==> v30 <==
// CLOCK_TOP
module CLOCK_TOP( 
	   SEG0, SEG1, SEG2, SEG3, SEG4, SEG5, SEG6, SEG7, LED, BUZ_OUT,
	   CLK50M, KEY1, KEY2, KEY3, SW0, SW1, SW2, SW3, SW4, SW5, KNOCK,
	   SENSOR, ROT_A, ROT_B
	   );
   input CLK50M, KEY1, KEY2, KEY3, SW0, SW1, SW2, SW3, SW4, SW5, KNOCK, SENSOR, ROT_A, ROT_B;
   output [6:0] SEG0, SEG1, SEG2, SEG3, SEG4, SEG5, SEG6, SEG7;
   output [17:0] LED;
   output 	 BUZ_OUT;
   wire 	 CLK1K, CLK10K, EN1K, EN10K, CLEAN_KEY1, CLEAN_KEY2, CLEAN_KEY3, CLEAN_SW1, CLEAN_SW2, CLEAN_SW3, CLEAN_SW4, CLEAN_SW5, ALARM, FIRE_ALARM, FIRE_VALID, PWM_ACT, FIRE_BUZ, KNOCK_LED_BUZ;
   wire [7:0] 	 SEC, MIN, HOUR, DAY;
   wire [7:0] 	 SEC_SET, MIN_SET, HOUR_SET, DAY_SET;
   wire [7:0] 	 SW_SEC, SW_MIN, SW_HOUR, SW_DAY;
   assign BUZ_OUT = (FIRE_VALID) ? FIRE_BUZ : KNOCK_LED_BUZ;
   GENCLK1K
     UGENCLK1K
       ( 
	.RSTN				(SW0),
	.CLK1K				(CLK1K),
	.EN1K				(EN1K),
	.CLK50M				(CLK50M));
   GENCLK10K
     UGENCLK10K
       ( 
	.RSTN					(SW0),
	.CLK10K				(CLK10K),
	.EN10K				(EN10K),
	.CLK50M				(CLK50M));
   DEBOUNCE #(.SET(1'b1))
   UDEBOUNCE_KEY1
     ( 
      .KEY_OUT				(CLEAN_KEY1),
      .KEY_IN				(KEY1),
      .RSTN				(SW0),
      .CLK				(CLK50M),
      .EN1K				(EN1K));
   DEBOUNCE #(.SET(1'b1))
   UDEBOUNCE_KEY2
     ( 
      .KEY_OUT				(CLEAN_KEY2),
      .KEY_IN				(KEY2),
      .RSTN				(SW0),
      .CLK				(CLK50M),
      .EN1K				(EN1K));
   DEBOUNCE #(.SET(1'b1))
   UDEBOUNCE_KEY3
     ( 
      .KEY_OUT				(CLEAN_KEY3),
      .KEY_IN				(KEY3),
      .RSTN				(SW0),
      .CLK				(CLK50M),
      .EN1K				(EN1K));
   DEBOUNCE #(.SET(1'b0))
   UDEBOUNCE_SW1
     ( 
      .KEY_OUT				(CLEAN_SW1),
      .KEY_IN				(SW1),
      .RSTN				(SW0),
      .CLK				(CLK50M),
      .EN1K				(EN1K));
   DEBOUNCE #(.SET(1'b0))
   UDEBOUNCE_SW2
     ( 
      .KEY_OUT				(CLEAN_SW2),
      .KEY_IN				(SW2),
      .RSTN				(SW0),
      .CLK				(CLK50M),
  ...
==> flow/config.mk <==
export PLATFORM = sky130hd
export DESIGN_NAME = CLOCK_TOP
export DESIGN_NICKNAME = CLOCK_TOP
export VERILOG_FILES = /design/flow/design.v
export SDC_FILE = /design/flow/constraint.sdc
export NUM_CORES = 4
export LEC_CHECK = 0
export ABC_AREA = 0
export CAP_MARGIN = 30
export CELL_PAD_IN_SITES_DETAIL_PLACEMENT = 2
export CORE_ASPECT_RATIO = 1.86
export CORE_MARGIN = 9
export CORE_UTILIZATION = 32
export CTS_CLUSTER_SIZE = 93
export GPL_ROUTABILITY_DRIVEN = 0
export HOLD_SLACK_MARGIN = 0.16
export MAX_ROUTING_LAYER = met5
export MIN_ROUTING_LAYER = met1
export PLACE_DENSITY = 0.39
export SETUP_SLACK_MARGIN = 0.86
export SLEW_MARGIN = 20
export TNS_END_PERCENT = 10
==> flow/constraint.sdc <==
create_clock -name core_clock -period 12.3 [get_ports {CLK50M}]
set_input_delay 2.4600 -clock core_clock [delete_from_list [all_inputs] [get_ports {CLK50M}]]
set_output_delay 2.4600 -clock core_clock [all_outputs]
set_load 0.01 [all_outputs]
run.sh (not shown) runs the stock make flow with config.mk's settings and CLKGATE_MAP_FILE=.
==> v2: changes against v30 <==
- ABC_AREA: 0 -> default
- CAP_MARGIN: 30 -> 20
- CELL_PAD_IN_SITES_DETAIL_PLACEMENT: 2 -> default
- CORE_ASPECT_RATIO: 1.86 -> default
- CORE_MARGIN: 9 -> 2
- CORE_UTILIZATION: 32 -> 61
- CTS_CLUSTER_SIZE: 93 -> default
- GPL_ROUTABILITY_DRIVEN: 0 -> default
- HOLD_SLACK_MARGIN: 0.16 -> default
- MAX_ROUTING_LAYER: met5 -> default
- MIN_ROUTING_LAYER: met1 -> default
- PLACE_DENSITY: 0.39 -> default
- SETUP_SLACK_MARGIN: 0.86 -> default
- TNS_END_PERCENT: 10 -> default
==> flow/constraint.sdc (replaced) <==
create_clock -name core_clock -period 8.5 [get_ports {CLK50M}]
set_input_delay 1.7000 -clock core_clock [delete_from_list [all_inputs] [get_ports {CLK50M}]]
set_output_delay 1.7000 -clock core_clock [all_outputs]
set_load 0.01 [all_outputs]
==> results <==
v30 finished with timing, DRC and antenna clean. v2 passed the timing, DRC and antenna checks.
Of v2 and v30, v2 has the higher first-iteration DRC count (gap about 120%, measured against v30).
Non-clock buffer count: v30 is higher than v2 (4).
Cell count: v2 is lower than v30 (12%).
Critical path depth: v30 is higher than v2 (1).
Setup slack: v2 is lower than v30 (2.1 ns).
Between v30 and v2, the lower final area is in v2 (gap 1.8%, measured against v2).
Between v30 and v2, the lower clock skew is in v30 (gap 0.0022 ns).
Against v2, the count of clock-buffer cells in the layout of v30 is lower by 1.
Between v30 and v2, the lower core utilization is in v30 (gap 33 points).
Sequential share of layout area: v2 is higher than v30 (0.66 points).
==> figures <==
quantity	v30	v2
Overall power after layout	2.20 mW	3.23 mW
Switching power summed over all nets	0.502 mW	0.661 mW
Die footprint	69500 sq um	32900 sq um
Combinational group share of total power	1.3%	1.1%
Non-clock buffer instance count of the final layout	107	103
Status	finished clean	finished clean
Violation tally from detailed-route iteration zero	601	1349
Worst-Skew Late Latency	0.55 ns	0.53 ns
Clock power share	51.8%	52.6%
Setup slack of the worst register-to-register path	8.86 ns	5.44 ns
Tally of clock buffers in the finished layout	58	59
Total half-perimeter wirelength after legalization and detailed placement	43.3 mm	30.1 mm
Worst slack on hold paths	0.215 ns	0.218 ns
DRT met1 WL	23.3 mm	20.4 mm
Layout-to-synthesis area ratio	1.146x	1.125x
Fraction of cell area in non-clock buffers	4.82%	4.63%
Worst IR Drop VDD	0.000106 V	0.000154 V
Sw Share	22.8%	20.4%
Final net count	2323	2319
Share of cell area taken by flip-flops and latches	35.9%	36.5%
GRT met1 Usage	18.4%	37.9%
CP Depth	8	7

* * *

==> run a: inputs <==
Starting RTL as in the previous note.
clock: 12.3 ns
lec_check: 0
abc_area: 1
cap_margin: 35
core_aspect_ratio: 1.86
core_margin: 9
core_utilization: 32
cts_cluster_size: 93
hold_slack_margin: 0.07
max_routing_layer: met5
min_routing_layer: met1
place_density: 0.39
setup_slack_margin: 0.86
slew_margin: 20
tns_end_percent: 10
==> inputs of run b, as changes to run a <==
- CAP_MARGIN: 35 -> 30
- CORE_ASPECT_RATIO: 1.86 -> default
- CORE_MARGIN: 9 -> 3
- CORE_UTILIZATION: 32 -> 67
- HOLD_SLACK_MARGIN: 0.07 -> default
- MAX_ROUTING_LAYER: met5 -> met4
- PLACE_DENSITY: 0.39 -> default
- TNS_END_PERCENT: 10 -> 65
==> flow/constraint.sdc (replaced) <==
create_clock -name core_clock -period 7.25 [get_ports {CLK50M}]
set_input_delay 1.4500 -clock core_clock [delete_from_list [all_inputs] [get_ports {CLK50M}]]
set_output_delay 1.4500 -clock core_clock [all_outputs]
set_load 0.01 [all_outputs]
==> inputs of run c, as changes to run a <==
- ABC_AREA: 1 -> default
- CAP_MARGIN: 35 -> 20
- CORE_ASPECT_RATIO: 1.86 -> default
- CORE_MARGIN: 9 -> 2
- CORE_UTILIZATION: 32 -> 40
- CTS_CLUSTER_SIZE: 93 -> default
- HOLD_SLACK_MARGIN: 0.07 -> default
- MAX_ROUTING_LAYER: met5 -> default
- MIN_ROUTING_LAYER: met1 -> default
- PLACE_DENSITY: 0.39 -> default
- SETUP_SLACK_MARGIN: 0.86 -> 1.02
- TNS_END_PERCENT: 10 -> default
==> flow/constraint.sdc (replaced) <==
create_clock -name core_clock -period 8.31 [get_ports {CLK50M}]
set_input_delay 1.6620 -clock core_clock [delete_from_list [all_inputs] [get_ports {CLK50M}]]
set_output_delay 1.6620 -clock core_clock [all_outputs]
set_load 0.01 [all_outputs]
==> inputs of run d, as changes to run a <==
- ABC_AREA: 1 -> 0
- CAP_MARGIN: 35 -> 30
- CELL_PAD_IN_SITES_DETAIL_PLACEMENT: default -> 2
- GPL_ROUTABILITY_DRIVEN: default -> 0
- HOLD_SLACK_MARGIN: 0.07 -> 0.16
- SETUP_SLACK_MARGIN: 0.86 -> default
==> run notes <==
Figures from the flow reports.

Layout:
- The run gives the clock network area share as 5.31%.

Power:
- Sequential power for this build is 1.75 mW.
- The run puts the reported combinational group power at 42.9 uW.
- The run puts the part of the power in registers at 47.9%.

Yosys:
- The synthesized netlist contains 58 unique library cells.
- Yosys shows that the main logic family after synthesis is simple AND/OR/NAND/NOR gates.

Route:
- The run gives the wire length after detailed routing as 49.6 mm.
- The run puts the detail-routed net length per standard cell at 14.5 um.

Floorplan:
- The run puts the number of tap cells added at floorplan at 390.

Worst setup path:
- Together, buffers and inverters on the worst path number 3.

Run status:
- The flow ran to the end and the layout has no timing, DRC or antenna violations.
[end of results for run b]
==> run notes <==
Figures from the flow reports.

Run status:
- The flow ran to the end and the layout has no timing, DRC or antenna violations.

Floorplan:
- The run puts the number of tap cells added at floorplan at 744.

Power:
- The run puts the sequential group power at 1.03 mW.
- The run puts the part of the power in registers at 46.9%.

Yosys:
- The run gives the count of distinct cell types in the synthesized netlist as 88.
- The run gives the top logic cell family in the synthesized netlist as AND-OR/OR-AND gates.

Layout:
- After layout the clock buffers and inverters come to 5.58% of cell area.
[end of results for run d]
==> run notes <==
Figures from the flow reports.

Power:
- The run puts the reported combinational group power at 38.0 uW.
- The run puts the sequential group power at 1.53 mW.
- Registers are responsible for 48.5% of the overall power.

Clock network:
- On the worst setup and hold paths after CTS, the clock-pin slew comes to 0.06 ns.

Run status:
- The flow ran to the end and the layout has no timing, DRC or antenna violations.

Floorplan:
- The run puts the number of tap cells added at floorplan at 615.

Yosys:
- For reference, the top logic cell family by area is AND-OR/OR-AND gates.
- Synthesis instantiated 88 different standard cells from the library.

Route:
- The run gives the wire length after detailed routing as 46.3 mm.

Layout:
- The run gives the clock network area share as 5.39%.

Worst setup path:
- The number of buffers and inverters on the critical path is 2.
[end of results for run c]
==> run notes <==
Figures from the flow reports.

Run status:
- The run finished with no timing, DRC or antenna violations.

Clock network:
- The run puts the cts-stage hold buffer count at 0.
- The run gives the CTS H-tree depth as 2.

Route:
- The run puts the wire length after detailed routing at 64.5 mm.
- The run puts the detail-routed net length per standard cell at 16.7 um.

Power:
- The run puts the sequential group power at 1.03 mW.
- Power attributed to combinational cells is 29.4 uW.

Layout:
- The run puts the total number of nets in the final design at 3,105.
- The run gives the clock network area share as 5.44%.

Yosys:
- In this run, distinct cell masters in the synthesized netlist total 58.
- Of the combinational cells, the family taking the most area is simple AND/OR/NAND/NOR gates.

Floorplan:
- The run puts the number of tap cells added at floorplan at 838.
[end of results for run a]

* * *

==> inputs of xenon <==
CLOCK_TOP again, from the RTL that the note above started with.
Design CLOCK_TOP, start of the top module:
module CLOCK_TOP( 
	   SEG0, SEG1, SEG2, SEG3, SEG4, SEG5, SEG6, SEG7, LED, BUZ_OUT,
	   CLK50M, KEY1, KEY2, KEY3, SW0, SW1, SW2, SW3, SW4, SW5, KNOCK,
	   SENSOR, ROT_A, ROT_B
	   );
==> flow/config.mk <==
export PLATFORM = sky130hd
export DESIGN_NAME = CLOCK_TOP
export DESIGN_NICKNAME = CLOCK_TOP
export VERILOG_FILES = /design/flow/design.v
export SDC_FILE = /design/flow/constraint.sdc
export NUM_CORES = 4
export LEC_CHECK = 0
export ABC_AREA = 1
export CAP_MARGIN = 0
export CORE_MARGIN = 2
export CORE_UTILIZATION = 72
export CTS_CLUSTER_DIAMETER = 397
export CTS_CLUSTER_SIZE = 11
export HOLD_SLACK_MARGIN = 0.3
export SETUP_SLACK_MARGIN = 0.68
export SLEW_MARGIN = 20
==> flow/constraint.sdc <==
create_clock -name core_clock -period 4.62 [get_ports {CLK50M}]
set_input_delay 0.9240 -clock core_clock [delete_from_list [all_inputs] [get_ports {CLK50M}]]
set_output_delay 0.9240 -clock core_clock [all_outputs]
set_load 0.01 [all_outputs]
==> umber: changes against xenon <==
==> flow/config.mk (replaced) <==
export PLATFORM = sky130hd
export DESIGN_NAME = CLOCK_TOP
export DESIGN_NICKNAME = CLOCK_TOP
export VERILOG_FILES = /design/flow/design.v
export SDC_FILE = /design/flow/constraint.sdc
export NUM_CORES = 4
export LEC_CHECK = 0
export CAP_MARGIN = 20
export CORE_MARGIN = 2
export CORE_UTILIZATION = 30
export SLEW_MARGIN = 20
==> flow/constraint.sdc (replaced) <==
create_clock -name core_clock -period 8.31 [get_ports {CLK50M}]
set_input_delay 1.6620 -clock core_clock [delete_from_list [all_inputs] [get_ports {CLK50M}]]
set_output_delay 1.6620 -clock core_clock [all_outputs]
set_load 0.01 [all_outputs]
==> comparison <==
umber finished with timing, DRC and antenna clean. xenon produced a clean layout. Of umber and xenon, umber has the higher clock skew (gap 0.94 ps). Of xenon and umber, xenon has the higher clock power (gap about 54%, measured against umber). In umber the count of clock-buffer cells in the layout is lower than in xenon, by 7. Between umber and xenon, the lower utilization is in umber (gap 46 points).

* * *

==> 01-04 <==
Starting RTL as in the previous note.
Settings: LEC_CHECK=0, ABC_AREA=0, CAP_MARGIN=35, CORE_MARGIN=4, CORE_UTILIZATION=69, CTS_CLUSTER_SIZE=36, MIN_ROUTING_LAYER=met2, PLACE_DENSITY=0.65, SETUP_SLACK_MARGIN=1.21, SLEW_MARGIN=20; clock period 5.34 ns.
==> 07-25: changes against 01-04 <==
==> flow/config.mk (replaced) <==
export PLATFORM = sky130hd
export DESIGN_NAME = CLOCK_TOP
export DESIGN_NICKNAME = CLOCK_TOP
export VERILOG_FILES = /design/flow/design.v
export SDC_FILE = /design/flow/constraint.sdc
export NUM_CORES = 4
export LEC_CHECK = 0
export ABC_AREA = 1
export CAP_MARGIN = 20
export CORE_MARGIN = 2
export CORE_UTILIZATION = 72
export SLEW_MARGIN = 20
==> flow/constraint.sdc (replaced) <==
create_clock -name core_clock -period 30.1 [get_ports {CLK50M}]
set_input_delay 6.0200 -clock core_clock [delete_from_list [all_inputs] [get_ports {CLK50M}]]
set_output_delay 6.0200 -clock core_clock [all_outputs]
set_load 0.01 [all_outputs]
==> 07-03: changes against 01-04 <==
==> flow/config.mk (replaced) <==
export PLATFORM = sky130hd
export DESIGN_NAME = CLOCK_TOP
export DESIGN_NICKNAME = CLOCK_TOP
export VERILOG_FILES = /design/flow/design.v
export SDC_FILE = /design/flow/constraint.sdc
export NUM_CORES = 4
export LEC_CHECK = 0
export ABC_AREA = 1
export CAP_MARGIN = 20
export CELL_PAD_IN_SITES_DETAIL_PLACEMENT = 2
export CORE_MARGIN = 5
export CORE_UTILIZATION = 40
export MIN_ROUTING_LAYER = met2
export PLACE_DENSITY = 0.53
export SLEW_MARGIN = 20
==> flow/constraint.sdc (replaced) <==
create_clock -name core_clock -period 20.0 [get_ports {CLK50M}]
set_input_delay 4.0000 -clock core_clock [delete_from_list [all_inputs] [get_ports {CLK50M}]]
set_output_delay 4.0000 -clock core_clock [all_outputs]
set_load 0.01 [all_outputs]
==> comparison table <==
metric	01-04	07-03	07-25
Startpoint of the most critical register-to-register path	UMANSET.KEY2_SYNC[1]	UGENCLK1K.CNT[1]	UGENCLK1K.CNT[1]
Area used by multi-input combinational logic	10,700 um2	11,200 um2	11,200 um2
Clock network fraction of design power	49.2%	57.0%	50.1%
Data-path buffer share of cell area in the final layout	5.34%	4.13%	4.20%
Final setup skew	0.0218 ns	0.0267 ns	0.0176 ns
DR WL met3	17.8 mm	33.9 mm	3.62 mm
Setup repair after global routing missed its margin	yes	no	no
Cell count of the worst reg-to-reg path	7	14	13
Net Sw Frac	22.3%	24.8%	20.9%
Run status	complete, no violations	complete, no violations	complete, no violations
Arrival time at the worst endpoint	3.06 ns	4.49 ns	3.90 ns
CTS resizes	6	0	0
Share of synthesized cell area in and-or and or-and compound cells	20.0%	12.0%	12.0%
Critical path's most frequent cell	o21ai_0	-	nand3_1
Post-detailed-route via-to-cell ratio	8.79	8.32	5.98
Tap Cells	372	680	384
Worst setup timing slack at the placement stage	1.17 ns	12.39 ns	20.76 ns
Wire length after detailed routing	47.0 mm	94.6 mm	53.6 mm
Total setup buffers inserted after CTS	7	0	0
Final net count	2,327	3,105	3,097
Power Clock	2.37 mW	865 uW	434 uW
Slowest cell delay on critical path	0.64 ns	0.92 ns	0.81 ns
Clk ins delay skew pair	0.53 ns	0.60 ns	0.51 ns
Power figures rest on the tool's default switching activity, not on a simulated workload.
